==> flow/design.v <==
module contador_de_programa(
    input  wire       clk,
    input  wire       reset,
    input  wire [6:0] cantidad_instrucciones,
    output reg  [1:0] fase,
    output reg  [6:0] o_contador,
    output reg        done
);
wire [6:0] siguiente = o_contador + 7'd1;
always @(posedge clk) begin
    if (reset) begin
        fase       <= 2'd0;
        o_contador <= 7'd0;
        done       <= (cantidad_instrucciones == 7'd0);
    end else if (!done) begin
        if (fase == 2'd2) begin
            fase       <= 2'd0;
            o_contador <= siguiente;
            if (siguiente == cantidad_instrucciones)
                done <= 1'b1;
        end else begin
            fase <= fase + 2'd1;
        end
    end
end
endmodule
module unidad_control
(
    input  [3:0] instruction,
    output reg       write_enable_RB,
    output reg       read_ram,
    output reg       write_ram,
    output reg [3:0] alu_opcode,
    output reg       valido
);
always @* begin
    write_enable_RB = 1'b0;
    read_ram        = 1'b0;
    write_ram       = 1'b0;
    alu_opcode      = 4'b0000;
    valido          = 1'b1;
    case (instruction)
        4'b0000: begin write_enable_RB = 1'b1; alu_opcode = 4'b0000; end  
        4'b0001: begin write_enable_RB = 1'b1; alu_opcode = 4'b0001; end  
        4'b0010: begin write_enable_RB = 1'b1; alu_opcode = 4'b0010; end  
        4'b0011: begin write_enable_RB = 1'b1; alu_opcode = 4'b0110; end  
        4'b0100: begin write_enable_RB = 1'b1; alu_opcode = 4'b0111; end  
        4'b0101: begin write_enable_RB = 1'b1; alu_opcode = 4'b1100; end  
        4'b0110: write_ram = 1'b1;                                         
        4'b0111: read_ram  = 1'b1;                                         
        default: valido = 1'b0;                                            
    endcase
end
endmodule
module alu(
    input  [3:0]      op,
    input  [31:0]     din1_alu,
    input  [31:0]     din2_alu,
    output reg [31:0] result_alu
);
always @* begin
    case (op)
        4'b0000: result_alu = din1_alu & din2_alu;
        4'b0001: result_alu = din1_alu | din2_alu;
        4'b0010: result_alu = din1_alu + din2_alu;
        4'b0110: result_alu = din1_alu - din2_alu;
        4'b0111: result_alu = (din1_alu < din2_alu) ? 32'd1 : 32'd0;
        4'b1100: result_alu = ~(din1_alu | din2_alu);
        default: result_alu = 32'd0;
    endcase
end
endmodule
module banco_de_registros(
    input  wire        clk,
    input  wire        reset,
    input  wire [4:0]  read_address_1,
    input  wire [4:0]  read_address_2,
    input  wire [4:0]  write_address,
    input  wire [31:0] data_write,
    input  wire        write_enable,
    output wire [31:0] data_register_1,
    output wire [31:0] data_register_2
);
reg [31:0] mem [0:31];
function [31:0] valor_inicial(input [4:0] r);
    case (r)
        5'd0:  valor_inicial = 32'h000000DE;
        5'd1:  valor_inicial = 32'h0000006F;
        5'd2:  valor_inicial = 32'h00000064;
        5'd3:  valor_inicial = 32'h000000C8;
        5'd7:  valor_inicial = 32'h00000014;
        5'd8:  valor_inicial = 32'h00000015;
        5'd9:  valor_inicial = 32'h00000016;
        5'd10: valor_inicial = 32'h00000052;
        5'd11: valor_inicial = 32'h0000001B;
        5'd12: valor_inicial = 32'h7FFFFFF3;
        5'd16: valor_inicial = 32'h00000017;
        5'd17: valor_inicial = 32'h00000018;
        5'd18: valor_inicial = 32'h00000019;
        default: valor_inicial = 32'h00000000;
    endcase
endfunction
integer i;
always @(posedge clk) begin
    if (reset) begin
        for (i = 0; i < 32; i = i + 1)
            mem[i] <= valor_inicial(i[4:0]);
    end else if (write_enable) begin
        mem[write_address] <= data_write;
    end
end
assign data_register_1 = mem[read_address_1];
assign data_register_2 = mem[read_address_2];
endmodule
module ram(
    input  wire        clk,
    input  wire [31:0] address,
    input  wire [31:0] din,
    input  wire        write_enable,
    output wire [31:0] dout
);
reg [31:0] mem [0:31];
always @(posedge clk) begin
    if (write_enable)
        mem[address[4:0]] <= din;
end
assign dout = mem[address[4:0]];
endmodule
module jericalla_evolucion(
    input  wire        clk,
    input  wire        reset,
    input  wire [6:0]  cantidad_instrucciones,
    output wire [6:0]  imem_addr,
    input  wire [18:0] imem_data,
    output reg  [31:0] data_out,
    output reg         zf,
    output reg         valid,
    output wire        done
);
wire [1:0] fase;
wire [6:0] pc;
contador_de_programa contador_de_programa_inst(
    .clk(clk),
    .reset(reset),
    .cantidad_instrucciones(cantidad_instrucciones),
    .fase(fase),
    .o_contador(pc),
    .done(done)
);
assign imem_addr = pc;
wire       cu_we_rb, cu_read_ram, cu_write_ram, cu_valido;
wire [3:0] cu_alu_opcode;
unidad_control unidad_control_inst(
    .instruction(imem_data[18:15]),
    .write_enable_RB(cu_we_rb),
    .read_ram(cu_read_ram),
    .write_ram(cu_write_ram),
    .alu_opcode(cu_alu_opcode),
    .valido(cu_valido)
);
wire [31:0] rb_dr1, rb_dr2;
reg  [31:0] resultado;
reg        b1_we_rb, b1_read_ram, b1_write_ram, b1_valido;
reg [3:0]  b1_alu_opcode;
reg [4:0]  b1_rd;
reg [31:0] b1_dr1, b1_dr2;
reg        b2_we_rb, b2_valido;
reg [4:0]  b2_rd;
wire activo = !done;
banco_de_registros banco_de_registros_inst(
    .clk(clk),
    .reset(reset),
    .read_address_1(imem_data[9:5]),
    .read_address_2(imem_data[4:0]),
    .write_address(b2_rd),
    .data_write(resultado),
    .write_enable(activo && fase == 2'd2 && b2_we_rb),
    .data_register_1(rb_dr1),
    .data_register_2(rb_dr2)
);
wire [31:0] alu_result;
alu alu_inst(
    .op(b1_alu_opcode),
    .din1_alu(b1_dr1),
    .din2_alu(b1_dr2),
    .result_alu(alu_result)
);
wire [31:0] ram_dout;
ram ram_inst(
    .clk(clk),
    .address(b1_dr1),
    .din(b1_dr2),
    .write_enable(activo && fase == 2'd1 && b1_write_ram),
    .dout(ram_dout)
);
always @(posedge clk) begin
    if (reset) begin
        b1_we_rb  <= 1'b0;
        b1_read_ram <= 1'b0;
        b1_write_ram <= 1'b0;
        b1_valido <= 1'b0;
        b2_we_rb  <= 1'b0;
        b2_valido <= 1'b0;
        valid     <= 1'b0;
        zf        <= 1'b0;
    end else begin
        valid <= 1'b0;
        if (activo) begin
            case (fase)
                2'd0: begin
                    b1_we_rb      <= cu_we_rb;
                    b1_read_ram   <= cu_read_ram;
                    b1_write_ram  <= cu_write_ram;
                    b1_valido     <= cu_valido;
                    b1_alu_opcode <= cu_alu_opcode;
                    b1_rd         <= imem_data[14:10];
                    b1_dr1        <= rb_dr1;
                    b1_dr2        <= rb_dr2;
                end
                2'd1: begin
                    b2_we_rb  <= b1_we_rb;
                    b2_valido <= b1_valido;
                    b2_rd     <= b1_rd;
                    if (b1_read_ram)
                        resultado <= ram_dout;
                    else if (b1_write_ram)
                        resultado <= b1_dr2;
                    else
                        resultado <= alu_result;
                end
                default: begin
                    valid    <= b2_valido;
                    data_out <= resultado;
                    if (b2_we_rb)
                        zf <= (resultado == 32'd0);
                end
            endcase
        end
    end
end
endmodule
==> flow/run.sh <==
#!/bin/bash
# the make line also repeats each setting of config.mk as NAME=value (left out here)
make -C /OpenROAD-flow-scripts/flow DESIGN_CONFIG=/design/flow/config.mk WORK_HOME=/design/flow/orfs CLKGATE_MAP_FILE= finish
==> flow/config.mk <==
export PLATFORM = sky130hd
export DESIGN_NAME = jericalla_evolucion
export DESIGN_NICKNAME = jericalla_evolucion
export VERILOG_FILES = /design/flow/design.v
export SDC_FILE = /design/flow/constraint.sdc
export NUM_CORES = 4
export LEC_CHECK = 0
export ABC_AREA = 1
export CAP_MARGIN = 20
export CORE_MARGIN = 2
export CORE_UTILIZATION = 65
export CTS_CLUSTER_DIAMETER = 46
export CTS_CLUSTER_SIZE = 63
export SETUP_SLACK_MARGIN = -0.53
export SLEW_MARGIN = 20
==> flow/constraint.sdc <==
create_clock -name core_clock -period 7.6 [get_ports {clk}]
set_input_delay 1.5200 -clock core_clock [delete_from_list [all_inputs] [get_ports {clk}]]
set_output_delay 1.5200 -clock core_clock [all_outputs]
set_load 0.01 [all_outputs]
==> run summary, run 1 <==
run results: comb area leader=AND-OR/OR-AND gates, largest net degree at the start of global routing=between 150 and 200, distinct lib cells=about 52, Post-Syn Nets=9891, maximum VDD drop=0.267 mV, Mapped Avg Cell Area=10.6 um^2, CP max FO=33, worst hold path startpoint=b1_rd[3]$_DFFE_PP_, Clk power=slightly above 10 mW, sequential power=between 10 and 15 mW, nets=about 9.5k, switching pwr=between 7 and 8 mW, Comb pwr share=11.9%, Synth top cell by count=edfxtp_1, drc violations=0, Flops after synth=between 2k and 2.5k, switching share of power=between 20% and 30%, Non-Filler Instances=between 10k and 15k, reg-to-reg critical path startpoint=contador_de_programa_inst.done$_DFF_P_, comb pwr=between 3 and 4 mW, clock share of power=between 30% and 40%, post_cts resized=0, placed cell areas=about 110000 um^2, gr ovfl total=0, Basic Gates by Area=between 10% and 20%, CP endpoint kind=flop, total of max-cap violations=0, final hold vios=0, I/O pins=70, Synth top area share=a little under two thirds, Crit Path Category=in -> reg, Worst setup startpoint=reset, Cell Area, Synth=103000 um^2, Slowest cell on crit path=nand2_2, Crit. path cell count=6, RR Endpoint=banco_de_registros_inst.mem[15][12]$_SDFFCE_PN0P_, initial detailed-routing violation count=~16k, routed wire length per instance=~31 um, Synth Warn #=6, post-place setup slack=roughly 2 ns, status=complete, no violations, antenna-violating nets left=0, initial antenna violation count=21, cell type with the largest total area=edfxtp_1, final slew viol count=0, worst-path cell chain=clkdlybuf4s50_1, nor3_4, inv_2, nor3_4, nand2_2, nand2_2, Cell area leaders=edfxtp_1, nor2_1, o21ai_0, Top delay family on crit path=simple AND/OR/NAND/NOR gates, Worst-Margin Slew=around 1.3 ns, Primary FF master, synth=edfxtp_1, hold path depth=0, RSZ-0062 raised after global routing=false, slowest stage delay, CP=between 0.9 and 1 ns, Startpoint Class=primary input, number of enable flip-flop cells=approximately 2.2k, Worst Skew=0.0443 ns, crit share post-route=~63%, CTS tree=built, Setup Fix Bufs, Post-CTS=0, Root Driver=clkbuf_16, r2r setup slk=around 3.5 ns, stage-log warning count=approximately 140, HP Class=reg -> reg, fraction of registers with async set/reset=0%, post-layout util=~71%, final setup violation count=0, Max clock buf depth=3, routability cong.=between 0.9 and 1, first drt pass iteration count=9, CP required=8.09 ns, via count=83.3k, Hold Path Sink=b2_rd[3]$_DFFE_PP_, post-synthesis compound-gate area fraction=roughly 16%, sequential share of power=50.7%, chip area=around 160000 um^2, Synth mux share=0%, HPWL Detailed=217 mm, final WL=364 mm, row count=146, CTS hold repair buffers=0, Post-synth top cells=edfxtp_1, nor2_1, o21ai_0, Setup TNS=0 ns, maximum clock frequency=208 MHz, GRT Util Overall=44.2%, Final Worst Setup Slack=approximately 2.8 ns, vias in the first global route=77.9k, yosys stat area=103000 um^2, Bufs and invs on worst path=2, Core Area=158000 um^2, synthesized instance count=~9.8k, crit path time final=4.82 ns, Die Height=402 um, CTS buffer count=191, die width=between 400 and 500 um, global-route wire length before repair=521 mm, area grow syn2layout=8.65%, PwrDens=245 nW/um^2, clk latency of the worst-skew pair=0.88 ns, Sink Count=~2.2k, CP Data Arrival Time=around 5.3 ns, Design Area, Final=around 110000 um^2, IO Port Bufs=69, clock transition at the registers of the reported paths=0.07 ns, placed insts=11.3k, register area share after synthesis=64.1%, fp util=65.2%, adder and majority gate portion of the synthesized area=1.31%, FF-to-FF path depth=9, Cell Int Power=19.7 mW, Pwr top=sequential cells, static leakage=~39 nW, Worst Setup EP=banco_de_registros_inst.mem[15][12]$_SDFFCE_PN0P_, mean number of vias per cell=roughly 7.2, ys cells=around 9.8k, Slew Limit Headroom=10.3%, xor+xnor area frac=less than 1%, H-tree levels=4
layer usage:
| metal | wire (um) | vias to the layer above | share of wire, % | track usage [%] |
|---|---|---|---|---|
| li1 | - | 34711 | - | - |
| met1 | 122000 | 39506 | 33 | 57.0 |
| met2 | 164000 | 7359 | 45 | 68.0 |
| met3 | 51500 | 1687 | 14 | 11.2 |
| met4 | 26900 | 30 | 7.4 | 26.5 |
| met5 | 198 | - | 0.054 | 0 |
per-stage QoR:
stage | hold WS [ns] | total power [mW]
2_1_floorplan | 0.400 | 16.0
3_3_place_gp | 0.406 | 17.2
3_5_place_dp | 0.407 | 17.2
4_1_cts | 0.423 | 27.2
5_1_grt | 0.425 | 28.0
6_report | 0.421 | 27.4
cell type report:
type	instances	area [um^2]
well taps	2072	2590
flip-flops and latches	2208	66100
inverters	394	1540
clock inverters	149	1640
clock buffers	212	4960
repair buffers	265	2410
multi-input cells	6342	32700
fillers	11182	46000
diodes	4	10.0
==> inputs of run 2 (changes only) <==
- ABC_AREA: 1 -> not set
- CORE_ASPECT_RATIO: not set -> 0.96
- CORE_UTILIZATION: 65 -> 72
- CTS_CLUSTER_DIAMETER: 46 -> 259
- CTS_CLUSTER_SIZE: 63 -> 13
- GPL_ROUTABILITY_DRIVEN: not set -> 1
- GPL_TIMING_DRIVEN: not set -> 1
- MIN_ROUTING_LAYER: not set -> met1
- PLACE_DENSITY: not set -> 0.64
- SETUP_SLACK_MARGIN: -0.53 -> 0.46
- clock period: 7.6 -> 3.12 ns (I/O delays scaled with it)
==> run 2 against run 1 <==
Now fails the layout checks on setup timing. Clock power increased by 110%. Non-clock buffer count increased by 452. Design area increased by 6.1%. Synthesized area increased by 0.76%. Clock skew increased by 0.047 ns. Largest power group unchanged.
==> run summary, run 2 <==
run results: H-tree levels=4, final slew viol count=0, Primary FF master, synth=edfxtp_1, Sink Count=2208, comb area leader=multiplexers, crit share post-route=108%, reg-to-reg critical path startpoint=b1_dr1[0]$_DFFE_PP_, synthesized instance count=6042, gr ovfl total=0, CP endpoint kind=flop, PwrDens=roughly 550 nW/um^2, worst-path cell chain=buf_4, buf_12, bufbuf_16, mux4_2, mux4_2, nand2_1, and4_1, buf_12, a21oi_1, vias in the first global route=approximately 68k, worst hold path startpoint=imem_data[11], ys cells=6042, hold path depth=1, Final Worst Setup Slack=-0.237 ns, die width=a little under 400 um, Post-Syn Nets=6177, initial antenna violation count=56, met3 wire len=~65 mm, Worst-Margin Slew=1.04 ns, drc violations=0, Synth top cell by count=edfxtp_1, CTS buffer count=187, RR Endpoint=resultado[25]$_DFFE_PP_, HP Class=in -> reg, largest net degree at the start of global routing=between 90 and 100, area grow syn2layout=14.4%, maximum VDD drop=0.497 mV, CP Data Arrival Time=3.96 ns, Worst setup startpoint=b1_dr1[0]$_DFFE_PP_, Design Area, Final=around 120000 um^2, fraction of registers with async set/reset=0%, antenna-violating nets left=0, Flops after synth=2208, status=finished with violations, Pwr top=sequential cells, Slowest cell on crit path=and4_1, yosys stat area=104000 um^2, Mapped Avg Cell Area=17.2 um^2, CP max FO=15, Max clock buf depth=3, Bufs and invs on worst path=4, Fin Hold WS=0.354 ns, comb pwr=~9.5 mW, Synth mux share=approximately a fifth, initial detailed-routing violation count=about 14k, final WL=371 mm, Top delay family on crit path=multiplexers, met1 WL=between 100 and 150 mm, IO Port Bufs=between 60 and 70, clk latency of the worst-skew pair=0.89 ns, Slew Limit Headroom=approximately 31%, via count=68.8k, post-synthesis compound-gate area fraction=around 3.2%, r2r setup slk=-0.24 ns, RSZ-0062 raised after global routing=true, routed wire length per instance=44.0 um, sequential share of power=51.7%, Die Height=376 um, stage-log warning count=around 110, switching share of power=26.3%, Crit. path cell count=9, Hold Path Sink=b1_rd[1]$_DFFE_PP_, static leakage=40.1 nW, HPWL Detailed=about 200 mm, Synth top area share=63.3%, switching pwr=17.2 mW, CP required=3.72 ns, sequential power=around 34 mW, final setup violation count=7, CTS tree=built, Worst Setup EP=resultado[25]$_DFFE_PP_, Core Area=between 100000 and 150000 um^2, distinct lib cells=about 86, Synth Warn #=6, Cell Int Power=approximately 48 mW, Root Driver=clkbuf_16, I/O pins=70, SO Viols=setup timing, first drt pass iteration count=17, slowest stage delay, CP=0.55 ns, FF-to-FF path depth=9, Startpoint Class=flop, row count=136, xor+xnor area frac=0.261%, nets=6560, routability cong.=around 0.94, register area share after synthesis=63.7%, adder and majority gate portion of the synthesized area=1.30%, global-route wire length before repair=497 mm, Max Used Layer=met5, Worst Skew=approximately 0.091 ns, Post-synth top cells=edfxtp_1, mux4_2, and2_1, met2 routed WL=about 170 mm, Comb pwr share=14.5%, fp util=between 70 and 80%, clock share of power=33.8%, Crit Path Category=reg -> reg, Cell Area, Synth=104000 um^2, number of enable flip-flop cells=2190, Basic Gates by Area=8.60%, Cell area leaders=edfxtp_1, mux4_2, and2_1, chip area=about 150000 um^2, maximum clock frequency=298 MHz, clock transition at the registers of the reported paths=about 0.090 ns, mean number of vias per cell=~8.2, crit path time final=3.36 ns, final hold vios=0, GRT Util Overall=49.0%, cell type with the largest total area=edfxtp_1, placed cell areas=between 100000 and 150000 um^2, total of max-cap violations=0, Clk power=about 22 mW
==> run 2: through the flow <==
step | TNS (ns) | instances | power (mW) | util [%] | setup slack, ns
after detailed placement | -0.313 | 8053 | 42.3 | 77.5 | -0.107
after floorplan | -82.90 | 6042 | 39.2 | - | -0.298
final | -0.700 | 8438 | 65.3 | 82.9 | -0.237
after CTS | 0 | 8314 | 63.8 | 81.8 | 0.0883
after global placement | -0.0940 | 8053 | 42.1 | 77.5 | -0.0551
after global routing | -0.889 | 8407 | 66.2 | 82.9 | -0.165
==> run 2: cell type report <==
| cell class | instances | area (um^2) |
|---|---|---|
| timing repair buffer | 717 | 8030 |
| tap | 1932 | 2420 |
| inverter | 97 | 374 |
| clock buffer | 216 | 4810 |
| multi-input combinational | 3214 | 36600 |
| fill | 6477 | 24500 |
| sequential | 2208 | 66100 |
| clock inverter | 15 | 335 |
| antenna | 39 | 97.6 |
==> run 2: per-layer routing <==
metal | vias to the layer above | global-route usage [%]
li1 | 24738 | -
met1 | 33294 | 58.7
met2 | 7975 | 74.3
met3 | 2744 | 18.0
met4 | 61 | 35.1
met5 | - | 0.595
==> run 2: timing repair <==
| item | in CTS | in global routing |
|---|---|---|
| gates cloned | 9 | 9 |
| setup buffers | 21 | 74 |
| gates resized | 135 | 141 |
| setup endpoints to repair | 1038 | 286 |
| pin swaps | 53 | 62 |
| endpoints found under the hold margin | 0 | 0 |
| hold buffers | 0 | 0 |
==> inputs of run 3 (changes only) <==
- CORE_ASPECT_RATIO: 0.96 -> not set
- CORE_UTILIZATION: 72 -> 70
- CTS_CLUSTER_DIAMETER: 259 -> not set
- CTS_CLUSTER_SIZE: 13 -> not set
- GPL_ROUTABILITY_DRIVEN: 1 -> not set
- GPL_TIMING_DRIVEN: 1 -> not set
- MIN_ROUTING_LAYER: met1 -> not set
- PLACE_DENSITY: 0.64 -> 0.35
- SETUP_SLACK_MARGIN: 0.46 -> 0.92
- clock period: 3.12 -> 3.11 ns (I/O delays scaled with it)
==> run 3 against run 2 <==
Still fails the layout checks on setup timing. Synthesized cell count unchanged. First-iteration DRC count shrank 3.7%. Sequential power is essentially flat. Register-to-register slack improved by 0.11 ns. Clock skew shrank 0.016 ns. Largest cell class unchanged. Largest power group unchanged.
==> run summary, run 3 <==
run results: register area share after synthesis=63.7%, placed insts=approximately 8k, Bufs and invs on worst path=5, met1 WL=104 mm, IO Port Bufs=69, first drt pass iteration count=13, Basic Gates by Area=8.60%, largest net degree at the start of global routing=74, routability cong.=0.934, static leakage=42.3 nW, switching share of power=25.8%, Cell Int Power=52.3 mW, Sink Count=2208, Crit Path Category=reg -> reg, Core Area=147000 um^2, crit path time final=3.24 ns, comb pwr=9.80 mW, adder and majority gate portion of the synthesized area=around 1.3%, Mapped Avg Cell Area=17.2 um^2, crit share post-route=104%, status=finished with violations, RR Endpoint=resultado[22]$_DFFE_PP_, yosys stat area=roughly 100000 um^2, SO Viols=setup timing, final slew viol count=0, Worst setup startpoint=b1_dr1[0]$_DFFE_PP_, drc violations=0, Worst Skew=about 0.075 ns, Pwr top=sequential cells, RSZ-0062 raised after global routing=true, Primary FF master, synth=edfxtp_1, Worst Setup EP=resultado[22]$_DFFE_PP_, vias in the first global route=68.4k, Die Height=approximately 400 um, r2r setup slk=-0.13 ns, Synth top cell by count=edfxtp_1, total of max-cap violations=0, Root Driver=clkbuf_16, Final Worst Setup Slack=-0.127 ns, fraction of registers with async set/reset=0%, comb area leader=multiplexers, fp util=approximately 70%, die width=a little under 400 um, Top delay family on crit path=AND-OR/OR-AND gates, clock transition at the registers of the reported paths=0.06 ns, total area of sequential cells=66100 um^2, Flops after synth=around 2.2k, synthesized instance count=6042, Synth mux share=20.6%, maximum clock frequency=between 300 and 400 MHz, GRT Util Overall=47.8%, met2 routed WL=172 mm, Combinational Area=36900 um^2, Startpoint Class=flop, CTS tree=built, cell type with the largest total area=edfxtp_1, CP max FO=7, number of enable flip-flop cells=2190, Clk power=26.8 mW, PwrDens=between 500 and 600 nW/um^2, Post-synth top cells=edfxtp_1, mux4_2, and2_1, HP Class=in -> reg, mean number of vias per cell=7.91, ys cells=6042, met3 wire len=58.2 mm, antenna-violating nets left=0, chip area=about 150000 um^2, global-route wire length before repair=500 mm, distinct lib cells=86, reg-to-reg critical path startpoint=b1_dr1[0]$_DFFE_PP_, row count=141, FF-to-FF path depth=11, final hold vios=0, sequential share of power=48.0%, switching pwr=approximately 18 mW, worst-path cell chain=buf_6, buf_4, buf_6, buf_16, buf_16, mux4_2, a22oi_1, nand3_1, a21oi_1, o21ai_0, a21boi_1, Slew Limit Headroom=approximately a quarter, final WL=372 mm, Slowest cell on crit path=o21ai_0, stage-log warning count=105, via count=just under 70k, slowest stage delay, CP=0.45 ns, sequential power=33.9 mW, gr ovfl total=0, post-synthesis compound-gate area fraction=3.16%, Comb pwr share=13.9%, hold path depth=1, HPWL Detailed=194 mm, CP required=~3.7 ns, Max clock buf depth=3, initial antenna violation count=32, CTS buffer count=212, nets=6708, CTS hold repair buffers=0, final setup violation count=7, Synth top area share=63.3%, maximum VDD drop=0.580 mV, H-tree levels=4, worst hold path startpoint=imem_data[13], Cell Area, Synth=104000 um^2, Non-Filler Instances=8691, clk latency of the worst-skew pair=0.92 ns, Max Used Layer=met5, Crit. path cell count=11, Synth Warn #=6, post-layout util=around 83%, CP endpoint kind=flop, initial detailed-routing violation count=13.2k, Cell area leaders=edfxtp_1, mux4_2, and2_1, Hold Path Sink=b1_rd[3]$_DFFE_PP_, clock share of power=38.1%, area grow syn2layout=18.4%, I/O pins=70, xor+xnor area frac=less than 1%, fill cell count=6404, routed wire length per instance=42.8 um, Setup TNS=-0.469 ns, Post-Syn Nets=6177, Worst-Margin Slew=approximately 1.1 ns, CP Data Arrival Time=3.84 ns
-- run 3: metal layers --
metal / vias up / GRT usage [%]
met4: 32 / 34.9
met3: 2322 / 14.1
li1: 25153 / -
met1: 33662 / 57.0
met2: 7547 / 75.1
met5: - / 0
-- run 3: final cells by class --
cell class                      instances  share of cell area [%]
Sequential cell                      2208                    53.8
Multi-Input combinational cell       3214                    30.0
Timing Repair Buffer                  840                    8.18
Clock buffer                          269                    4.59
Tap cell                             1930                    1.96
Clock inverter                        118                    1.09
Inverter                               97                   0.308
Antenna cell                           15                  0.0305
-- run 3: timing repair --
action | in CTS | in global routing
hold endpoints to repair | 0 | 0
pin swaps | 111 | 88
setup endpoints to repair | 3058 | 3000
setup buffers | 79 | 53
resized | 292 | 211
gates cloned | 35 | 16
-- run 3: through the flow --
| step | hold WS, ns | power, mW | cell area [um^2] | setup WS, ns |
|---|---|---|---|---|
| finish | 0.277 | 70.5 | 123000 | -0.127 |
| global route | 0.266 | 71.5 | 123000 | -0.180 |
| CTS | 0.274 | 69.1 | 121000 | -0.0145 |
| detailed placement | 0.407 | 42.7 | 112000 | -0.176 |
| global placement | 0.402 | 42.5 | 112000 | -0.158 |
| floorplan | 0.400 | 39.3 | 104000 | -0.308 |
==> inputs of run 4 (changes only) <==
- ABC_AREA: not set -> 1
- CAP_MARGIN: 20 -> 0
- CELL_PAD_IN_SITES_DETAIL_PLACEMENT: not set -> 1
- CORE_ASPECT_RATIO: not set -> 0.96
- CORE_MARGIN: 2 -> 6
- CTS_CLUSTER_DIAMETER: not set -> 182
- CTS_CLUSTER_SIZE: not set -> 13
- GPL_ROUTABILITY_DRIVEN: not set -> 1
- GPL_TIMING_DRIVEN: not set -> 0
- HOLD_SLACK_MARGIN: not set -> 0.17
- MAX_ROUTING_LAYER: not set -> met4
- MIN_ROUTING_LAYER: not set -> met1
- PLACE_DENSITY: 0.35 -> not set
- PLACE_DENSITY_LB_ADDON: not set -> 0.21
- SETUP_SLACK_MARGIN: 0.92 -> -0.75
- SLEW_MARGIN: 20 -> 30
- clock period: 3.11 -> 7.5 ns (I/O delays scaled with it)
==> run 4 against run 3 <==
The flow now stops in 3_5_place_dp. Die area increased by 3.4%. Synthesized area decreased by 0.75%. Synthesized cell count rose by 61%.
==> run summary, run 4 <==
run metrics: Synth Warn #=6, register area share after synthesis=64.1%, row count=137, status=stopped before the end, Synth top cell by count=edfxtp_1, Die Height=between 300 and 400 um, routability cong.=1.67, Basic Gates by Area=14.0%, Fail Step=3_5_place_dp, Cell area leaders=edfxtp_1, nor2_1, o21ai_0, adder and majority gate portion of the synthesized area=roughly 1.3%, number of enable flip-flop cells=2190, Mapped Avg Cell Area=10.6 um^2, Cell Area, Synth=between 100000 and 150000 um^2, Flops after synth=around 2.2k, IO Port Bufs=~64, Synth mux share=0%, fp util=a little over two thirds, Primary FF master, synth=edfxtp_1, comb area leader=AND-OR/OR-AND gates, Post-Syn Nets=a little under 10k, xor+xnor area frac=0.0765%, cell type with the largest total area=edfxtp_1, post-synthesis compound-gate area fraction=around 16%, Post-synth top cells=edfxtp_1, nor2_1, o21ai_0, Log Error=[ERROR DPL-0033] detailed placement checks failed during check placement., die width=roughly 400 um, yosys stat area=103000 um^2, distinct lib cells=between 50 and 60, synthesized instance count=9756, I/O pins=around 70, chip area=157000 um^2, fraction of registers with async set/reset=0%, ys cells=9756, Core Area=146000 um^2, Synth top area share=63.8%
-- run 4: per-stage QoR --
step	setup WS (ns)	area, um^2	TNS, ns	hold WS, ns	std cells
floorplan	2.40	103000	0	0.400	9756
global placement	-1.41	106000	-89.21	0.404	11766
==> inputs of run 5 (changes only) <==
- ABC_AREA: 1 -> not set
- CAP_MARGIN: 0 -> 25
- CELL_PAD_IN_SITES_DETAIL_PLACEMENT: 1 -> not set
- CORE_ASPECT_RATIO: 0.96 -> 0.85
- CORE_MARGIN: 6 -> 5
- CORE_UTILIZATION: 70 -> 40
- CTS_CLUSTER_DIAMETER: 182 -> 261
- CTS_CLUSTER_SIZE: 13 -> not set
- GPL_TIMING_DRIVEN: 0 -> not set
- HOLD_SLACK_MARGIN: 0.17 -> not set
- PLACE_DENSITY_LB_ADDON: 0.21 -> not set
- SETUP_SLACK_MARGIN: -0.75 -> not set
- SLEW_MARGIN: 30 -> 25
- clock period: 7.5 -> 9.55 ns (I/O delays scaled with it)
==> run 5 against run 4 <==
The run now finishes clean. Die area rose by 72%. Synthesized area rose by 0.76%. Synthesized cell count is 38% lower.
==> run summary, run 5 <==
run results: static leakage=38.1 nW, Worst Setup EP=banco_de_registros_inst.mem[24][19]$_SDFFCE_PN0P_, FF-to-FF path depth=11, Non-Filler Instances=9687, Crit. path cell count=7, first drt pass iteration count=7, r2r setup slk=4.64 ns, Hold Path Sink=b2_rd[3]$_DFFE_PP_, status=complete, no violations, Startpoint Class=primary input, CP endpoint kind=flop, slowest stage delay, CP=0.85 ns, mean number of vias per cell=6.11, Primary FF master, synth=edfxtp_1, worst hold path startpoint=b1_rd[3]$_DFFE_PP_, Synth mux share=20.6%, IO Port Bufs=69, routed wire length per instance=roughly 33 um, worst-path cell chain=buf_2, buf_4, nand3b_1, or3_2, buf_4, nor2_4, or2_2, Post-Syn Nets=6177, routability cong.=0.884, via count=59.2k, cell type with the largest total area=edfxtp_1, initial antenna violation count=12, Synth top cell by count=edfxtp_1, final hold vios=0, Post-synth top cells=edfxtp_1, mux4_2, and2_1, Clk power=~9 mW, Cell Int Power=16.9 mW, Pwr top=sequential cells, yosys stat area=104000 um^2, most frequent CP cell=buf_4, total of max-cap violations=0, Max clock buf depth=3, maximum VDD drop=0.168 mV, Root Driver=clkbuf_16, initial detailed-routing violation count=7839, sequential share of power=49.2%, crit path time final=5.10 ns, final setup violation count=0, largest net degree at the start of global routing=128, fp util=40.2%, crit share post-route=around 53%, xor+xnor area frac=0.261%, area grow syn2layout=12.3%, adder and majority gate portion of the synthesized area=1.30%, RR Endpoint=resultado[27]$_DFFE_PP_, Basic Gates by Area=8.60%, comb area leader=multiplexers, Setup TNS=0 ns, post_cts resized=0, final WL=317 mm, synthesized instance count=approximately 6.0k, hold path depth=0, CP Data Arrival Time=5.59 ns, Slowest cell on crit path=or2_2, CP max FO=54, CTS buffer count=between 200 and 250, CP required=10.04 ns, Worst-Margin Slew=between 1 and 1.5 ns, Core Area=258000 um^2, Fin Hold WS=0.419 ns, Bufs and invs on worst path=3, vias in the first global route=just under 60k, Synth top area share=63.3%, die width=563 um, CTS tree=built, Crit Path Category=in -> reg, Synth Warn #=6, sequential power=11.1 mW, global-route wire length before repair=447 mm, nets=slightly above 6k, PwrDens=193 nW/um^2, ys cells=6042, Mapped Avg Cell Area=about 17 um^2, number of enable flip-flop cells=2190, maximum clock frequency=196 MHz, switching share of power=24.9%, comb pwr=2.40 mW, Die Height=480 um, placed insts=around 9.2k, Cell Area, Synth=approximately 100000 um^2, Comb pwr share=10.7%, Slew Limit Headroom=around a quarter, chip area=~270000 um^2, clock share of power=approximately two fifths, CTS hold repair buffers=0, drc violations=0, GRT Util Overall=about a quarter, I/O pins=70, Sink Count=between 2k and 2.5k, stage-log warning count=between 100 and 150, clock transition at the registers of the reported paths=roughly 0.060 ns, reg-to-reg critical path startpoint=b1_dr1[2]$_DFFE_PP_, Worst setup startpoint=reset, RSZ-0062 raised after global routing=false, Worst Skew=between 0.04 and 0.05 ns, final slew viol count=0, post-synthesis compound-gate area fraction=3.16%, distinct lib cells=86, gr ovfl total=0, Cell area leaders=edfxtp_1, mux4_2, and2_1, Setup Fix Bufs, Post-CTS=0, HPWL Detailed=191 mm, clk latency of the worst-skew pair=0.91 ns, row count=around 170, fraction of registers with async set/reset=0%, switching pwr=5.60 mW, Flops after synth=2208, HP Class=reg -> reg, post-layout util=approximately 45%, antenna-violating nets left=0, register area share after synthesis=a little under two thirds, Top delay family on crit path=simple AND/OR/NAND/NOR gates, H-tree levels=4
run 5: metal layers:
metal,track usage [%],share of wire [%],up-vias,wire length (um)
li1,-,-,24028,-
met1,35.0,43,31518,135000
met2,34.2,45,3155,141000
met3,4.10,9.0,507,28600
met4,7.80,3.7,0,11700
met5,-,0,-,0
run 5: cell type report:
type / instances / area [um^2]
clock buffer: 271 / 5910
fill: 21951 / 142000
clock inverter: 164 / 1670
sequential: 2208 / 66100
timing repair buffer: 246 / 2350
antenna: 7 / 17.5
multi-input combinational: 3214 / 35800
tap: 3480 / 4350
inverter: 97 / 364
run 5: metrics by stage:
step           total power [mW]  setup WS, ns  area, um^2
4_1_cts                    22.6          4.44      116000
5_1_grt                    23.2          4.33      117000
3_3_place_gp               13.6          3.62      109000
2_1_floorplan              12.8          3.69      104000
3_5_place_dp               13.7          3.52      109000
6_report                   22.5          4.45      117000
==> inputs of run 6 (changes only) <==
- CAP_MARGIN: 25 -> 20
- CORE_ASPECT_RATIO: 0.85 -> not set
- CORE_MARGIN: 5 -> 2
- CORE_UTILIZATION: 40 -> 66
- CTS_CLUSTER_DIAMETER: 261 -> not set
- GPL_ROUTABILITY_DRIVEN: 1 -> not set
- MAX_ROUTING_LAYER: met4 -> not set
- MIN_ROUTING_LAYER: met1 -> not set
- PLACE_DENSITY: not set -> 0.36
- SLEW_MARGIN: 25 -> 20
- clock period: 9.55 -> 11.4 ns (I/O delays scaled with it)
==> run 6 against run 5 <==
Register-to-register slack better by 1.7 ns. Largest cell class unchanged. Global-route usage is 14 points higher. Critical path type unchanged. Routed wire length is 4.7% lower. Worst setup slack better by 1.8 ns. Combinational power is 18% lower. Still clean. Clock skew is 0.017 ns lower.
==> run summary, run 6 <==
run results: status=complete, no violations, maximum clock frequency=between 150 and 200 MHz, Slowest cell on crit path=or2_2, Mapped Avg Cell Area=17.2 um^2, row count=145, fraction of registers with async set/reset=0%, hold path depth=0, die width=401 um, Die Height=401 um, clk latency of the worst-skew pair=0.87 ns, CP required=11.88 ns, Crit. path cell count=6, Root Driver=clkbuf_16, nets=6139, Top delay family on crit path=simple AND/OR/NAND/NOR gates, RR Endpoint=resultado[26]$_DFFE_PP_, Synth top cell by count=edfxtp_1, FF-to-FF path depth=9, RSZ-0062 raised after global routing=false, drc violations=0, Worst Skew=0.0321 ns, global-route wire length before repair=431 mm, post-synthesis compound-gate area fraction=3.16%, HPWL Detailed=178 mm, PwrDens=between 150 and 200 nW/um^2, HP Class=reg -> reg, adder and majority gate portion of the synthesized area=1.30%, Setup Fix Bufs, Post-CTS=0, Clk power=6.96 mW, CTS hold repair buffers=0, Slew Limit Headroom=between 10% and 20%, CP max FO=35, Design Area, Final=114000 um^2, crit path time final=5.13 ns, maximum VDD drop=0.165 mV, clock transition at the registers of the reported paths=approximately 0.060 ns, ys cells=6042, Post-synth top cells=edfxtp_1, mux4_2, and2_1, Basic Gates by Area=8.60%, worst-path cell chain=buf_2, nand3b_1, or3_2, buf_4, nor2_4, or2_2, distinct lib cells=roughly 86, Hold Path Sink=b2_rd[2]$_DFFE_PP_, post_cts resized=0, total power=18.2 mW, Pwr top=sequential cells, number of enable flip-flop cells=2190, vias in the first global route=59.6k, Cell area leaders=edfxtp_1, mux4_2, and2_1, area grow syn2layout=9.69%, routed wire length per instance=36.6 um, yosys stat area=104000 um^2, sequential share of power=50.9%, worst hold path startpoint=b1_rd[2]$_DFFE_PP_, final setup violation count=0, Synth mux share=20.6%, Crit Path Category=in -> reg, slowest stage delay, CP=0.88 ns, placed cell areas=107000 um^2, antenna-violating nets left=0, r2r setup slk=around 6.4 ns, Primary FF master, synth=edfxtp_1, sequential power=9.27 mW, initial detailed-routing violation count=8058, IO Port Bufs=~69, crit share post-route=between 40% and 50%, Synth top area share=63.3%, Worst setup startpoint=reset, mean number of vias per cell=7.22, Cell Area, Synth=104000 um^2, Final Worst Setup Slack=6.27 ns, synthesized instance count=6042, chip area=around 160000 um^2, CTS tree=built, Max clock buf depth=3, first drt pass iteration count=8, CP endpoint kind=flop, fp util=66.5%, Sink Count=2208, static leakage=37.8 nW, clock share of power=a little under two fifths, CTS buffer count=about 210, Worst Setup EP=banco_de_registros_inst.mem[20][9]$_SDFFCE_PN0P_, Setup TNS=0 ns, H-tree levels=4, comb pwr=1.97 mW, total of max-cap violations=0, Post-Syn Nets=a little over 6k, I/O pins=70, gr ovfl total=0, stage-log warning count=113, register area share after synthesis=63.7%, Bufs and invs on worst path=2, Synth Warn #=6, initial antenna violation count=24, routability cong.=0.935, Cell Int Power=13.8 mW, Core Area=about 160000 um^2, GRT Util Overall=a little under two fifths, post-place setup slack=~5.4 ns, CP Data Arrival Time=roughly 5.6 ns, post-layout util=72.9%, final hold vios=0, switching pwr=roughly 4.5 mW, comb area leader=multiplexers, Startpoint Class=primary input, cell type with the largest total area=edfxtp_1, Flops after synth=between 2k and 2.5k, Worst-Margin Slew=1.30 ns, xor+xnor area frac=0.261%, via count=59.6k, final slew viol count=0, switching share of power=24.5%, largest net degree at the start of global routing=150, final WL=between 300 and 400 mm, reg-to-reg critical path startpoint=b1_dr1[0]$_DFFE_PP_, Comb pwr share=10.8%
## run 6: per-stage QoR
stage,instances,hold slack (ns)
global placement,7836,0.405
floorplan,6042,0.400
detailed placement,7837,0.409
global route,8242,0.441
CTS,8232,0.423
finish,8247,0.422
## run 6: cell type report
| cell class | count | area [um^2] |
|---|---|---|
| antenna | 5 | 12.5 |
| clock buffer | 248 | 5480 |
| clock inverter | 147 | 1310 |
| fill | 9326 | 42300 |
| inverter | 97 | 364 |
| multi-input combinational | 3214 | 35700 |
| sequential | 2208 | 66100 |
| tap | 2058 | 2570 |
| timing repair buffer | 270 | 2360 |
## run 6: routing by layer
metal	vias to the layer above	global-route usage [%]	routed length, um
met1	30901	49.5	105000
li1	23954	-	-
met4	12	17.4	15800
met2	3812	63.9	152000
met3	890	6.77	29200
met5	-	0	78
==> inputs of run 7 (changes only) <==
- CAP_MARGIN: 20 -> 35
- CORE_UTILIZATION: 66 -> 72
- CTS_CLUSTER_SIZE: not set -> 13
- PLACE_DENSITY: 0.36 -> 0.42
- SETUP_SLACK_MARGIN: not set -> -0.31
- clock period: 11.4 -> 3.11 ns (I/O delays scaled with it)
==> run 7 against run 6 <==
The layout now fails its checks (setup timing). Critical path depth grew 7. Sequential power grew to 3.7 times the previous value. Worst setup slack lost 6.5 ns. Global-route usage grew 7.9 points. Highest routed layer unchanged.
==> run summary, run 7 <==
run results: register area share after synthesis=a little under two thirds, placed cell areas=111000 um^2, comb pwr=8.31 mW, post_cts resized=0, Fin Hold WS=0.312 ns, adder and majority gate portion of the synthesized area=roughly 1.3%, worst-path cell chain=inv_1, ha_1, nand2b_1, a221oi_1, buf_4, o31ai_1, a31o_2, o31ai_4, buf_4, a21oi_1, a221oi_1, a311o_1, a21oi_1, Synth top cell by count=edfxtp_1, placed insts=approximately 8k, HP Class=in -> reg, distinct lib cells=86, Post-Syn Nets=6177, final slew viol count=0, Final Worst Setup Slack=-0.248 ns, slowest stage delay, CP=0.41 ns, fp util=between 70 and 80%, maximum clock frequency=298 MHz, worst hold path startpoint=imem_data[12], Mapped Avg Cell Area=17.2 um^2, stage-log warning count=between 100 and 150, via count=65.3k, Crit Path Category=reg -> reg, Setup Fix Bufs, Post-CTS=0, final setup violation count=110, initial detailed-routing violation count=11.1k, RR Endpoint=resultado[25]$_DFFE_PP_, Pwr top=sequential cells, first drt pass iteration count=12, routed wire length per instance=39.5 um, ys cells=between 6k and 7k, Comb pwr share=12.5%, switching pwr=16.9 mW, Root Driver=clkbuf_16, CP required=3.70 ns, Primary FF master, synth=edfxtp_1, die width=384 um, CP max FO=4, antenna-violating nets left=0, Synth mux share=20.6%, Core Area=143000 um^2, static leakage=39.7 nW, Clk power=24.5 mW, Slew Limit Headroom=31.8%, CP Data Arrival Time=3.94 ns, CP endpoint kind=flop, Design Area, Final=between 100000 and 150000 um^2, switching share of power=between 20% and 30%, final hold vios=0, gr ovfl total=0, final WL=between 300 and 400 mm, nets=between 6k and 7k, Die Height=around 380 um, Cell Int Power=49.8 mW, crit share post-route=108%, cell type with the largest total area=edfxtp_1, area grow syn2layout=12.8%, Worst Skew=0.0572 ns, CTS tree=built, PwrDens=569 nW/um^2, comb area leader=multiplexers, CTS hold repair buffers=0, sequential power=33.9 mW, global-route wire length before repair=around 470 mm, clock transition at the registers of the reported paths=0.08 ns, Hold Path Sink=b1_rd[2]$_DFFE_PP_, vias in the first global route=65.8k, drc violations=0, Synth top area share=63.3%, post-synthesis compound-gate area fraction=~3.2%, reg-to-reg critical path startpoint=b1_dr2[8]$_DFFE_PP_, routability cong.=0.941, Basic Gates by Area=approximately 8.6%, Cell area leaders=edfxtp_1, mux4_2, and2_1, Max clock buf depth=3, CTS buffer count=about 210, HPWL Detailed=between 150 and 200 mm, synthesized instance count=6042, hold path depth=1, Synth Warn #=6, r2r setup slk=-0.25 ns, GRT Util Overall=46.0%, initial antenna violation count=34, row count=139, Bufs and invs on worst path=3, Startpoint Class=flop, mean number of vias per cell=7.78, total of max-cap violations=0, Crit. path cell count=13, Worst-Margin Slew=1.02 ns, maximum VDD drop=0.563 mV, Top delay family on crit path=AND-OR/OR-AND gates, Slowest cell on crit path=edfxtp_1, number of enable flip-flop cells=2190, status=finished with violations, I/O pins=70, crit path time final=3.36 ns, Worst Setup EP=resultado[25]$_DFFE_PP_, FF-to-FF path depth=13, sequential share of power=approximately half, yosys stat area=between 100000 and 150000 um^2, Cell Area, Synth=104000 um^2, SO Viols=setup timing, Non-Filler Instances=~8.4k, Sink Count=2208, Post-synth top cells=edfxtp_1, mux4_2, and2_1, chip area=147000 um^2, xor+xnor area frac=0.261%, fraction of registers with async set/reset=0%, IO Port Bufs=69, Flops after synth=between 2k and 2.5k, Setup TNS=-8.80 ns, clk latency of the worst-skew pair=0.90 ns, Worst setup startpoint=b1_dr2[8]$_DFFE_PP_, clock share of power=36.7%, H-tree levels=4, largest net degree at the start of global routing=97
run 7: layout make-up:
class	count	area, um^2
Tap cell	1903	2380
Fill cell	6714	26400
Sequential cell	2208	66100
Antenna cell	11	27.5
Clock buffer	270	5520
Timing Repair Buffer	596	6280
Inverter	97	370
Clock inverter	97	776
Multi-Input combinational cell	3214	35600
run 7: stage by stage:
step                setup slack (ns)  power [mW]  utilization, %
floorplan                     -0.564        39.2               -
global placement             -0.0188        42.2            77.2
detailed placement           -0.0721        42.4            77.2
CTS                           -0.113        66.4            81.6
global route                  -0.271        67.9            81.6
finish                        -0.248        66.7            81.6
run 7: per-layer routing:
layer  part of all wire (%)  vias to the layer above  global-route usage, %
met5                  0.065                        -                      0
met4                    7.9                       32                   29.6
met3                     14                     1727                   12.8
met2                     48                     6467                   73.3
met1                     30                    32516                   56.3
li1                       -                    24606                      -
==> inputs of run 8 (changes only) <==
- CAP_MARGIN: 35 -> 20
- CORE_UTILIZATION: 72 -> 10
- CTS_CLUSTER_SIZE: 13 -> not set
- PLACE_DENSITY: 0.42 -> not set
- SETUP_SLACK_MARGIN: -0.31 -> not set
- clock period: 3.11 -> 14.3 ns (I/O delays scaled with it)
==> run 8 against run 7 <==
Now clean on timing, DRC and antenna. Sequential share of layout area shrank 5.0 points. Via count shrank 8.0%. Routed wire length grew 4.0%. Highest routed layer unchanged. Core utilization shrank 69 points. Largest cell class unchanged. Sequential power shrank 78%. First-iteration DRC count shrank 19%. Critical endpoint is now b1_dr1[5]$_DFFE_PP_. Combinational power shrank about 80%. Clock power shrank 77%. Global-route usage shrank 40 points.
==> run summary, run 8 <==
run results: GRT Util Overall=6.29%, vias in the first global route=roughly 60k, maximum clock frequency=166 MHz, CP Data Arrival Time=6.66 ns, routed wire length per instance=17.3 um, Root Driver=clkbuf_16, clock share of power=38.1%, I/O pins=70, final WL=around 340 mm, Worst Skew=0.0481 ns, total of max-cap violations=0, comb pwr=1.64 mW, area grow syn2layout=23.8%, Bufs and invs on worst path=3, Crit Path Category=in -> reg, Hold Path Sink=b2_rd[2]$_DFFE_PP_, Setup TNS=0 ns, CP max FO=80, fraction of registers with async set/reset=0%, Synth top area share=63.3%, Synth top cell by count=edfxtp_1, slowest stage delay, CP=0.89 ns, Non-Filler Instances=19.9k, clock transition at the registers of the reported paths=0.06 ns, worst hold path startpoint=b1_rd[2]$_DFFE_PP_, die width=1.02 mm, Crit. path cell count=6, Slowest cell on crit path=buf_4, Cell Int Power=roughly 11 mW, PwrDens=about 110 nW/um^2, Mapped Avg Cell Area=17.2 um^2, via count=around 60k, fp util=10.0%, IO Port Bufs=69, post-synthesis compound-gate area fraction=under 10%, Core Area=1040000 um^2, chip area=1050000 um^2, sequential power=7.39 mW, static leakage=37.9 nW, Slew Limit Headroom=20.0%, final setup violation count=0, CTS buffer count=208, Startpoint Class=primary input, final slew viol count=0, Post-synth top cells=edfxtp_1, mux4_2, and2_1, Worst-Margin Slew=around 1.2 ns, switching share of power=24.8%, routability cong.=0.811, antenna-violating nets left=0, post_cts resized=0, Synth Warn #=6, comb area leader=multiplexers, clk latency of the worst-skew pair=just under 0.9 ns, maximum VDD drop=0.0969 mV, Comb pwr share=around 11%, Pwr top=sequential cells, Worst Setup EP=b1_dr1[5]$_DFFE_PP_, row count=374, number of enable flip-flop cells=approximately 2.2k, mean number of vias per cell=3.01, first drt pass iteration count=8, Flops after synth=2208, yosys stat area=104000 um^2, xor+xnor area frac=0.261%, Synth mux share=20.6%, Basic Gates by Area=8.60%, Die Height=1.02 mm, CTS tree=built, drc violations=0, HP Class=reg -> reg, Clk power=5.54 mW, largest net degree at the start of global routing=100, initial detailed-routing violation count=9006, global-route wire length before repair=around 480 mm, r2r setup slk=between 8 and 9 ns, Cell Area, Synth=around 100000 um^2, RSZ-0062 raised after global routing=false, CP required=14.94 ns, ys cells=6042, initial antenna violation count=51, hold path depth=0, worst-path cell chain=buf_8, buf_4, buf_4, mux4_2, mux4_2, mux2_2, status=complete, no violations, fill cell count=116k, stage-log warning count=99, Sink Count=roughly 2.2k, final hold vios=0, nets=approximately 6.2k, Cell area leaders=edfxtp_1, mux4_2, and2_1, sequential share of power=about half, Max clock buf depth=4, FF-to-FF path depth=11, register area share after synthesis=a little under two thirds, synthesized instance count=6042, Setup Fix Bufs, Post-CTS=0, switching pwr=3.61 mW, cell type with the largest total area=edfxtp_1, Post-Syn Nets=6177, Fin Hold WS=0.432 ns, RR Endpoint=resultado[24]$_DFFE_PP_, reg-to-reg critical path startpoint=b1_dr1[1]$_DFFE_PP_, H-tree levels=4, CTS hold repair buffers=0, gr ovfl total=0, crit path time final=6.01 ns, CP endpoint kind=flop, placed insts=roughly 20k, HPWL Detailed=206 mm, crit share post-route=a little over two fifths, distinct lib cells=86, Primary FF master, synth=edfxtp_1, Top delay family on crit path=buffers and inverters, Worst setup startpoint=imem_data[6], adder and majority gate portion of the synthesized area=1.30%
==> run 8: area by class of cell <==
type / count / area [um^2] / area share (%)
Sequential cell: 2208 / 66100 / 51.4
Multi-Input combinational cell: 3214 / 35700 / 27.8
Tap cell: 13724 / 17200 / 13.4
Clock buffer: 242 / 5400 / 4.20
Timing Repair Buffer: 299 / 2560 / 2.00
Clock inverter: 122 / 1120 / 0.870
Inverter: 97 / 364 / 0.283
Antenna cell: 35 / 87.6 / 0.0681
==> run 8: per-layer routing <==
layer	share of wire (%)	vias up	global-route usage, %
met1	39	32193	8.23
met3	12	552	1.73
met5	0.019	-	0
li1	-	24063	-
met2	47	3303	10.2
met4	2.7	10	1.68
==> run 8: through the flow <==
stage / util, % / power, mW / setup WS (ns) / cell area [um^2]
final: 12.4 / 14.6 / 8.29 / 129000
after global routing: 12.4 / 15.0 / 8.31 / 129000
after CTS: 12.4 / 14.6 / 8.23 / 128000
after detailed placement: 11.8 / 9.14 / 7.32 / 122000
after global placement: 11.8 / 9.12 / 7.39 / 122000
after floorplan: - / 8.52 / 7.49 / 104000
==> inputs of run 9 (changes only) <==
- ABC_AREA: not set -> 1
- CAP_MARGIN: 20 -> 40
- CORE_UTILIZATION: 10 -> 72
- CTS_CLUSTER_SIZE: not set -> 58
- PLACE_DENSITY_LB_ADDON: not set -> 0.2
- clock period: 14.3 -> 3.11 ns (I/O delays scaled with it)
==> run 9 against run 8 <==
The layout now fails its checks (setup timing). Design area is 9.4% lower. Die area is 86% lower. Critical path depth increased by 4. Non-clock buffer count grew 342. Via count is 53% higher. Synthesized cell count grew 61%. Cell count is 40% lower. Core utilization grew 70 points. Worst hold slack lost 0.15 ns. Routed wire length increased by 19%. Sequential share of layout area up 5.3 points.
==> run summary, run 9 <==
run results: CTS buffer count=roughly 210, status=finished with violations, crit path time final=3.13 ns, FF-to-FF path depth=10, Sink Count=between 2k and 2.5k, nets=9930, Slowest cell on crit path=a211oi_1, Hold Path Sink=b1_rd[2]$_DFFE_PP_, initial antenna violation count=21, mean number of vias per cell=7.73, clock share of power=38.2%, CP required=3.69 ns, clk latency of the worst-skew pair=0.91 ns, CP endpoint kind=flop, xor+xnor area frac=less than 1%, Synth mux share=0%, final slew viol count=0, row count=138, Basic Gates by Area=14.0%, PwrDens=about 600 nW/um^2, Final Worst Setup Slack=-0.0177 ns, worst-path cell chain=buf_4, nand2_1, inv_8, buf_12, buf_4, a22oi_1, a21oi_1, a211oi_1, and3_1, a21oi_1, chip area=146000 um^2, number of enable flip-flop cells=2190, Post-Syn Nets=9891, comb area leader=AND-OR/OR-AND gates, via count=91.8k, ys cells=roughly 9.8k, H-tree levels=4, Fin Hold WS=0.284 ns, Worst setup startpoint=b1_dr1[1]$_DFFE_PP_, Synth top area share=a little under two thirds, Worst Skew=0.0809 ns, Post-synth top cells=edfxtp_1, nor2_1, o21ai_0, Flops after synth=roughly 2.2k, Cell Int Power=between 50 and 60 mW, Comb pwr share=13.0%, Primary FF master, synth=edfxtp_1, drc violations=0, SO Viols=setup timing, total power=69.6 mW, Worst Setup EP=resultado[30]$_DFFE_PP_, initial detailed-routing violation count=21.4k, Crit Path Category=reg -> reg, yosys stat area=slightly above 100000 um^2, Bufs and invs on worst path=4, cell type with the largest total area=edfxtp_1, worst hold path startpoint=imem_data[12], maximum clock frequency=around 320 MHz, die width=382 um, static leakage=41.8 nW, CTS hold repair buffers=0, gr ovfl total=0, final hold vios=0, Die Height=382 um, area grow syn2layout=13.0%, Root Driver=clkbuf_16, sequential power=33.9 mW, largest net degree at the start of global routing=102, CTS tree=built, Slew Limit Headroom=22.3%, Max clock buf depth=3, Mapped Avg Cell Area=10.6 um^2, switching share of power=approximately 27%, Top delay family on crit path=AND-OR/OR-AND gates, crit share post-route=101%, IO Port Bufs=69, comb pwr=9.07 mW, Core Area=142000 um^2, routability cong.=1.08, reg-to-reg critical path startpoint=b1_dr1[1]$_DFFE_PP_, RSZ-0062 raised after global routing=false, fraction of registers with async set/reset=0%, clock transition at the registers of the reported paths=0.06 ns, Synth Warn #=6, GRT Util Overall=55.4%, CP max FO=51, RR Endpoint=resultado[30]$_DFFE_PP_, CP Data Arrival Time=3.70 ns, Clk power=26.6 mW, Synth top cell by count=edfxtp_1, post-synthesis compound-gate area fraction=16.0%, synthesized instance count=between 9k and 10k, Crit. path cell count=10, final WL=410 mm, total of max-cap violations=0, maximum VDD drop=0.883 mV, HPWL Detailed=240 mm, stage-log warning count=104, HP Class=in -> reg, Cell Area, Synth=just over 100000 um^2, r2r setup slk=-0.02 ns, routed wire length per instance=34.5 um, first drt pass iteration count=13, sequential share of power=48.7%, adder and majority gate portion of the synthesized area=between 1 and 1.5%, final setup violation count=1, Worst-Margin Slew=1.17 ns, slowest stage delay, CP=0.55 ns, Cell area leaders=edfxtp_1, nor2_1, o21ai_0, vias in the first global route=88.6k, global-route wire length before repair=584 mm, antenna-violating nets left=0, Pwr top=sequential cells, fp util=72.7%, distinct lib cells=~52, register area share after synthesis=64.1%, Startpoint Class=flop, post-layout util=82.2%, I/O pins=70, switching pwr=~19 mW, hold path depth=1
run 9: layout make-up:
| cell class | count | area (um^2) |
|---|---|---|
| clock inverter | 133 | 1530 |
| tap | 1890 | 2360 |
| clock buffer | 253 | 5440 |
| multi-input combinational | 6342 | 32700 |
| timing repair buffer | 641 | 6710 |
| sequential | 2208 | 66100 |
| antenna | 19 | 47.5 |
| inverter | 394 | 1530 |
| fill | 7526 | 25300 |
run 9: repair_timing:
item,CTS,global route
setup endpoints to repair,0,20
endpoints found under the hold margin,0,0
resized,0,4
buffers inserted,0,0
run 9: metrics by stage:
stage                     cell area [um^2]  setup WS, ns  TNS, ns  instances
after global placement              109000       -0.0603   -0.102      11472
after global routing                116000       0.00696        0      11862
after floorplan                     103000        -0.212   -54.23       9756
after detailed placement            109000       -0.0940   -0.153      11473
final                               116000       -0.0177  -0.0177      11880
after CTS                           116000        0.0378        0      11859
run 9: routing by layer:
metal,track usage (%),share of wire [%]
met3,22.9,19
met1,65.0,28
met4,46.2,12
met5,0.331,0.062
met2,79.8,42
==> inputs of run 10 (changes only) <==
- ABC_AREA: 1 -> not set
- CAP_MARGIN: 40 -> 20
- CORE_UTILIZATION: 72 -> 68
- CTS_CLUSTER_SIZE: 58 -> not set
- PLACE_DENSITY_LB_ADDON: 0.2 -> not set
- clock period: 3.11 -> 4.49 ns (I/O delays scaled with it)
==> run 10 against run 9 <==
The run now finishes clean. Critical path type unchanged. Largest power group unchanged. Design area shrank 0.79%. Count of clock-buffer cells in the layout is 14 higher. Synthesized area increased by 0.76%. Register-to-register slack improved by 0.67 ns. Power down 33%. Worst hold slack improved by 0.14 ns. Sequential power decreased by 31%. First-iteration DRC count fell by 59%. Global-route usage fell by 14 points. Cell count decreased by 30%. Combinational power shrank 42%.
==> run summary, run 10 <==
run results: status=complete, no violations, Sink Count=2208, GRT Util Overall=41.3%, reg-to-reg critical path startpoint=b1_dr2[1]$_DFFE_PP_, clock share of power=38.5%, distinct lib cells=86, PwrDens=405 nW/um^2, Clk power=18.0 mW, Worst-Margin Slew=between 1 and 1.5 ns, CP Data Arrival Time=between 4 and 5 ns, static leakage=38.6 nW, first drt pass iteration count=6, maximum VDD drop=a little under 0.4 mV, Hold Path Sink=b2_rd[4]$_DFFE_PP_, sequential share of power=50.2%, switching pwr=11.6 mW, total power=46.8 mW, synthesized instance count=approximately 6.0k, Core Area=152000 um^2, drc violations=0, Basic Gates by Area=approximately 8.6%, post-synthesis compound-gate area fraction=3.16%, crit share post-route=85.4%, global-route wire length before repair=between 400 and 500 mm, Synth Warn #=6, Worst Setup EP=resultado[27]$_DFFE_PP_, Pwr top=sequential cells, final slew viol count=0, Fin Hold WS=roughly 0.42 ns, CTS tree=built, initial antenna violation count=23, stage-log warning count=105, Crit Path Category=reg -> reg, comb area leader=multiplexers, routability cong.=0.946, xor+xnor area frac=0.261%, nets=6236, via count=61.9k, clk latency of the worst-skew pair=around 0.89 ns, fraction of registers with async set/reset=0%, Cell Int Power=35.2 mW, largest net degree at the start of global routing=122, IO Port Bufs=~69, vias in the first global route=63.3k, maximum clock frequency=around 260 MHz, cell type with the largest total area=edfxtp_1, Mapped Avg Cell Area=17.2 um^2, Setup TNS=0 ns, number of enable flip-flop cells=around 2.2k, Setup Fix Bufs, Post-CTS=0, Bufs and invs on worst path=2, Synth top area share=63.3%, Cell area leaders=edfxtp_1, mux4_2, and2_1, worst-path cell chain=buf_4, inv_1, ha_1, o21ba_1, nor4_1, o2111ai_1, a31o_2, o31ai_4, a31oi_1, xnor2_1, a221oi_1, a221oi_2, crit path time final=3.84 ns, placed cell areas=about 110000 um^2, clock transition at the registers of the reported paths=0.06 ns, I/O pins=70, sequential power=between 20 and 25 mW, Cell Area, Synth=104000 um^2, area grow syn2layout=11.2%, final hold vios=0, antenna-violating nets left=0, CP required=5.05 ns, Die Height=395 um, H-tree levels=4, register area share after synthesis=63.7%, Primary FF master, synth=edfxtp_1, FF-to-FF path depth=12, fp util=about two thirds, Flops after synth=roughly 2.2k, Max clock buf depth=3, CTS hold repair buffers=0, CP max FO=36, switching share of power=between 20% and 30%, CTS buffer count=215, adder and majority gate portion of the synthesized area=1.30%, row count=143, Worst Skew=0.0645 ns, final WL=317 mm, comb pwr=5.28 mW, RR Endpoint=resultado[27]$_DFFE_PP_, Non-Filler Instances=approximately 8.3k, HP Class=reg -> reg, Comb pwr share=11.3%, die width=approximately 400 um, Synth mux share=20.6%, worst hold path startpoint=b1_rd[4]$_DFFE_PP_, Design Area, Final=116000 um^2, r2r setup slk=0.65 ns, routed wire length per instance=approximately 38 um, Worst setup startpoint=b1_dr2[1]$_DFFE_PP_, slowest stage delay, CP=0.49 ns, Slew Limit Headroom=between 20% and 30%, mean number of vias per cell=7.44, Startpoint Class=flop, HPWL Detailed=between 150 and 200 mm, post_cts resized=0, Top delay family on crit path=AND-OR/OR-AND gates, CP endpoint kind=flop, total of max-cap violations=0, Root Driver=clkbuf_16, yosys stat area=between 100000 and 150000 um^2, RSZ-0062 raised after global routing=false, Synth top cell by count=edfxtp_1, Crit. path cell count=12, Slowest cell on crit path=nor4_1, fill cell count=between 8k and 9k, Post-synth top cells=edfxtp_1, mux4_2, and2_1, Post-Syn Nets=6177, final setup violation count=0, gr ovfl total=0, hold path depth=0, placed insts=7908, ys cells=6042, chip area=156000 um^2, initial detailed-routing violation count=8751
==> run 10: area by class of cell <==
cell class,instances,area (um^2),share of cell area (%)
flip-flops and latches,2208,66100,57.2
well taps,2030,2540,2.20
inverters,97,364,0.315
diodes,5,12.5,0.0108
clock buffers,267,5630,4.87
repair buffers,365,3890,3.36
clock inverters,127,1340,1.16
multi-input cells,3214,35600,30.9
==> run 10: metal layers <==
layer | wire length, um | share of wire, % | vias to the layer above | track usage [%]
li1 | - | - | 24160 | -
met1 | 103000 | 32 | 31607 | 52.7
met2 | 156000 | 49 | 5010 | 67.1
met3 | 39300 | 12 | 1080 | 9.66
met4 | 18700 | 5.9 | 18 | 21.6
met5 | 115 | 0.036 | - | 0
==> run 10: stage by stage <==
stage / setup slack, ns / utilization [%]
after floorplan: 0.538 / -
after global placement: 0.705 / 71.5
after detailed placement: 0.652 / 71.5
after CTS: 0.651 / 76.1
after global routing: 0.441 / 76.1
final: 0.655 / 76.1
==> inputs of run 11 (changes only) <==
- ABC_AREA: not set -> 1
- CORE_UTILIZATION: 68 -> 32
- CTS_CLUSTER_SIZE: not set -> 94
- MAX_ROUTING_LAYER: not set -> met4
- PLACE_DENSITY_LB_ADDON: not set -> 0.15
- SETUP_SLACK_MARGIN: not set -> 0.18
- clock period: 4.49 -> 6.71 ns (I/O delays scaled with it)
==> run 11 against run 10 <==
Synthesized area shrank 0.75%. Sequential cell count is the same. Global-route usage shrank 17 points. Register-to-register slack gained 1.9 ns. Clock skew shrank 0.010 ns. Sequential power shrank 33%. Non-clock buffer count shrank 73. Power shrank 30%. Clock power shrank 27%. Critical path depth shrank 5. Count of clock-buffer cells in the layout grew 30. Critical endpoint is now banco_de_registros_inst.mem[14][28]$_SDFFCE_PN0P_.
==> run summary, run 11 <==
run results: slowest stage delay, CP=1.06 ns, worst-path cell chain=clkdlybuf4s50_1, buf_4, nor3_4, nand2_1, inv_1, nand2_2, nand2_2, Mapped Avg Cell Area=10.6 um^2, Bufs and invs on worst path=3, die width=between 500 and 600 um, gr ovfl total=0, Cell area leaders=edfxtp_1, nor2_1, o21ai_0, largest net degree at the start of global routing=184, Worst setup startpoint=reset, comb pwr=3.81 mW, RSZ-0062 raised after global routing=false, row count=208, Synth top cell by count=edfxtp_1, post_cts resized=0, Sink Count=~2.2k, vias in the first global route=roughly 78k, register area share after synthesis=around 64%, yosys stat area=103000 um^2, CP max FO=33, Cell Area, Synth=103000 um^2, final hold vios=0, status=complete, no violations, Crit. path cell count=7, distinct lib cells=52, sequential share of power=just under 50%, nets=9615, Slew Limit Headroom=19.3%, reg-to-reg critical path startpoint=b1_dr1[3]$_DFFE_PP_, maximum VDD drop=0.212 mV, FF-to-FF path depth=9, placed cell areas=109000 um^2, fraction of registers with async set/reset=0%, Setup Fix Bufs, Post-CTS=0, first drt pass iteration count=6, hold path depth=0, stage-log warning count=141, Flops after synth=2208, Top delay family on crit path=simple AND/OR/NAND/NOR gates, r2r setup slk=2.53 ns, Crit Path Category=in -> reg, Synth top area share=between 60% and 70%, routed wire length per instance=around 29 um, adder and majority gate portion of the synthesized area=1.31%, Die Height=572 um, total of max-cap violations=0, static leakage=39.9 nW, H-tree levels=4, Post-synth top cells=edfxtp_1, nor2_1, o21ai_0, area grow syn2layout=12.7%, comb area leader=AND-OR/OR-AND gates, GRT Util Overall=24.7%, cell type with the largest total area=edfxtp_1, clock share of power=between 40% and 50%, crit path time final=4.22 ns, Worst Setup EP=banco_de_registros_inst.mem[14][28]$_SDFFCE_PN0P_, Primary FF master, synth=edfxtp_1, mean number of vias per cell=5.73, chip area=327000 um^2, global-route wire length before repair=~570 mm, CP required=7.22 ns, Startpoint Class=primary input, Setup TNS=0 ns, final setup violation count=0, Worst Skew=0.0543 ns, maximum clock frequency=237 MHz, I/O pins=about 70, switching share of power=27.0%, Root Driver=clkbuf_16, Pwr top=sequential cells, number of enable flip-flop cells=about 2.2k, sequential power=roughly 16 mW, Comb pwr share=11.6%, initial detailed-routing violation count=10.4k, Slowest cell on crit path=nand2_2, Clk power=13.2 mW, Worst-Margin Slew=1.20 ns, most frequent CP cell=nand2_2, Post-Syn Nets=approximately 10k, clk latency of the worst-skew pair=0.93 ns, CP endpoint kind=flop, CP Data Arrival Time=4.73 ns, drc violations=0, CTS buffer count=242, final WL=just over 400 mm, HPWL Detailed=245 mm, CTS hold repair buffers=0, switching pwr=8.86 mW, Hold Path Sink=b2_rd[4]$_DFFE_PP_, xor+xnor area frac=0.0765%, antenna-violating nets left=0, crit share post-route=63.0%, Design Area, Final=roughly 120000 um^2, PwrDens=between 200 and 300 nW/um^2, Core Area=approximately 320000 um^2, HP Class=reg -> reg, Synth Warn #=6, Cell Int Power=23.9 mW, Max clock buf depth=4, post-synthesis compound-gate area fraction=around 16%, IO Port Bufs=69, synthesized instance count=9756, RR Endpoint=resultado[26]$_DFFE_PP_, Synth mux share=0%, final slew viol count=0, ys cells=9756, Basic Gates by Area=14.0%, fp util=approximately a third, routability cong.=between 0.9 and 1, clock transition at the registers of the reported paths=roughly 0.060 ns, CTS tree=built, via count=80.1k, worst hold path startpoint=b1_rd[4]$_DFFE_PP_, initial antenna violation count=23
-- run 11: per-layer routing --
| metal | global-route usage (%) | share of wire [%] |
|---|---|---|
| met1 | 31.7 | 41 |
| met2 | 39.9 | 47 |
| met3 | 3.64 | 7.5 |
| met4 | 8.50 | 3.7 |
| met5 | - | 0 |
-- run 11: per-stage QoR --
step | instances | hold WS, ns | power [mW] | worst slack (ns) | util, %
2_1_floorplan | 9756 | 0.400 | 18.1 | 1.77 | -
3_3_place_gp | 13537 | 0.408 | 19.7 | 1.60 | 33.8
3_5_place_dp | 13541 | 0.407 | 19.8 | 1.63 | 33.8
4_1_cts | 13977 | 0.425 | 32.9 | 2.58 | 36.2
5_1_grt | 13986 | 0.443 | 33.7 | 2.42 | 36.2
6_report | 13988 | 0.423 | 32.8 | 2.49 | 36.2
-- run 11: final cells by class --
cell class,count,area [um^2]
Timing Repair Buffer,292,2780
Clock inverter,139,1280
Inverter,394,1540
Multi-Input combinational cell,6342,32800
Tap cell,4305,5390
Antenna cell,11,27.5
Sequential cell,2208,66100
Fill cell,31368,205000
Clock buffer,297,6300
Power figures rest on the tool's default switching activity, not on a simulated workload.
